==> 01-13: inputs <==
==> flow/design.v <==
module fpmultiplier (output logic [31:0] product, output logic ready,
		input logic [31:0] a, input logic clock, nreset);
enum {activation, start, loada, loadb, check, special, regularcalculation,carries, final_output}state;
logic [31:0] multi_a, multi_b;
logic [47:0] manti_48bit;
logic [22:0] manti_23bit; 
logic [9:0] expon; 
logic sign;
logic infinite_a,NaN_a,zero_a,infinite_b,NaN_b,zero_b; 
assign  infinite_a = (multi_a[30:23]==8'b11111111)&&(multi_a[22:0]==0);
assign  NaN_a = (multi_a[30:23]==8'b11111111)&&(multi_a[22:0]!=0);
assign  zero_a = (multi_a[30:23]==0);
assign  infinite_b = (multi_b[30:23]==8'b11111111)&&(multi_b[22:0]==0);
assign  NaN_b = (multi_b[30:23]==8'b11111111)&&(multi_b[22:0]!=0);
assign  zero_b = (multi_b[30:23]==0); 
always_ff @(posedge clock, negedge nreset)
if (~nreset)
  begin 
  product <=0;
  multi_a <= 0;
  multi_b <= 0;
  state <= start;
  ready <= 0;
  end
else
begin 
  case (state)
    activation:
           begin
           ready <=1;
           end
    start: 
           begin
           ready <= 0;
           state <= loada;
           end
    loada: 
           begin 
           multi_a <= a;
           state <= loadb;
           end
    loadb: 
           begin
           multi_b <= a;
           state <= check;        
           end
    check:
           begin
           sign <= multi_a[31]^multi_b[31];
           if(NaN_a||infinite_a||zero_a||NaN_b||infinite_b||zero_b)
           state <= special;
           else
           state <= regularcalculation;
           end
    special:
           begin
            state <= final_output;
            if (NaN_a||NaN_b) 
              begin
              expon <= 10'b0011111111;
              manti_23bit <= 1;
              end
            else if (infinite_a||infinite_b) 
              begin
              if (zero_a|zero_b)  
                begin
                expon <= 10'b0011111111;
                manti_23bit <= 1;  
                end
              else 
                begin
                expon <= 10'b0011111111;
                manti_23bit <= 0;
                end
              end
            else 
              begin 
              expon <= 10'b0000000000;
              manti_23bit <= 0;
              end
           end
    regularcalculation:
           begin
           state <= carries;
           sign <= multi_a[31]^multi_b[31];
           manti_48bit <= {1'b1, {multi_a[22:0]}}*{1'b1, {multi_b[22:0]}};
           expon <= {2'b00,multi_a[30:23]}+{2'b00,multi_b[30:23]}-10'd127; 
           end 
    carries:
           begin 
           state <= final_output;
           if (manti_48bit[47]==1)  
             begin
             expon <= expon + 1'b1; 
             manti_48bit <= manti_48bit>>1|{{25{1'b0}},1'b1,{22{1'b0}}}; 
             end
           else
             begin  
             manti_48bit <= manti_48bit|{{25{1'b0}},1'b1,{22{1'b0}}}; 
             end
           end
    final_output:
           begin 
           ready <= 1;
           state <= start;        
           if (NaN_a||infinite_a||zero_a||NaN_b||infinite_b||zero_b)
             product <= {sign,expon[7:0],manti_23bit};
           else if ($signed(expon) >= 255)
             product <= {sign,8'b11111111,23'd0};
           else if ($signed(expon) <= 0)
             product <= {sign,31'd0};
           else 
             product <= {sign,expon[7:0],manti_48bit[45:23]};
           end 
  endcase
end
endmodule
==> flow/run.sh <==
#!/bin/bash
# the make line also repeats each setting of config.mk as NAME=value (left out here)
make -C /OpenROAD-flow-scripts/flow DESIGN_CONFIG=/design/flow/config.mk WORK_HOME=/design/flow/orfs CLKGATE_MAP_FILE= finish
==> flow/config.mk <==
export PLATFORM = sky130hd
export DESIGN_NAME = fpmultiplier
export DESIGN_NICKNAME = fpmultiplier
export VERILOG_FILES = /design/flow/design.v
export SDC_FILE = /design/flow/constraint.sdc
export NUM_CORES = 4
export LEC_CHECK = 0
export CAP_MARGIN = 20
export CORE_MARGIN = 2
export CORE_UTILIZATION = 40
export HOLD_SLACK_MARGIN = 0.02
export MAX_ROUTING_LAYER = met4
export PLACE_DENSITY_LB_ADDON = 0.22
export SLEW_MARGIN = 15
==> flow/constraint.sdc <==
create_clock -name core_clock -period 9.0 [get_ports {clock}]
set_input_delay 1.8000 -clock core_clock [delete_from_list [all_inputs] [get_ports {clock}]]
set_output_delay 1.8000 -clock core_clock [all_outputs]
set_load 0.01 [all_outputs]
==> 08-04: changes against 01-13 <==
ABC_AREA = 1   (was unset)
CORE_UTILIZATION = 72   (was 40)
HOLD_SLACK_MARGIN = unset   (was 0.02)
MAX_ROUTING_LAYER = unset   (was met4)
PLACE_DENSITY_LB_ADDON = 0.18   (was 0.22)
SLEW_MARGIN = 20   (was 15)
==> flow/constraint.sdc (replaced) <==
create_clock -name core_clock -period 5.96 [get_ports {clock}]
set_input_delay 1.1920 -clock core_clock [delete_from_list [all_inputs] [get_ports {clock}]]
set_output_delay 1.1920 -clock core_clock [all_outputs]
set_load 0.01 [all_outputs]
==> 03-16: changes against 01-13 <==
ABC_AREA = 1   (was unset)
CORE_UTILIZATION = 54   (was 40)
CTS_CLUSTER_DIAMETER = 219   (was unset)
CTS_CLUSTER_SIZE = 98   (was unset)
GPL_ROUTABILITY_DRIVEN = 0   (was unset)
HOLD_SLACK_MARGIN = unset   (was 0.02)
MAX_ROUTING_LAYER = unset   (was met4)
PLACE_DENSITY = 0.6   (was unset)
PLACE_DENSITY_LB_ADDON = unset   (was 0.22)
SLEW_MARGIN = 20   (was 15)
TNS_END_PERCENT = 100   (was unset)
==> comparison <==
Final cell count: 03-16 is larger than 01-13 (15%). In 01-13 the clock skew is higher than in 03-16, by 0.00071 ns. In critical path depth, 03-16 and 01-13 do not differ. Between 01-13 and 03-16, the lower worst setup slack is in 01-13 (gap 0.62 ns). Between 03-16 and 01-13, the lower non-clock buffer count is in 03-16 (gap 13). Of 03-16 and 01-13, 03-16 has the higher clock power (gap 6.4%, measured against 01-13). Against 03-16, the routed wire length of 01-13 is lower by about 4.4%. 03-16 completed with no timing, DRC or antenna violations. 01-13 went through all stages and came out clean. 08-04 died in global routing (5_1_grt) on GRT-0232. Flip-flop count is the same in 01-13 and 03-16.
Power and IR drop assume default switching activity.
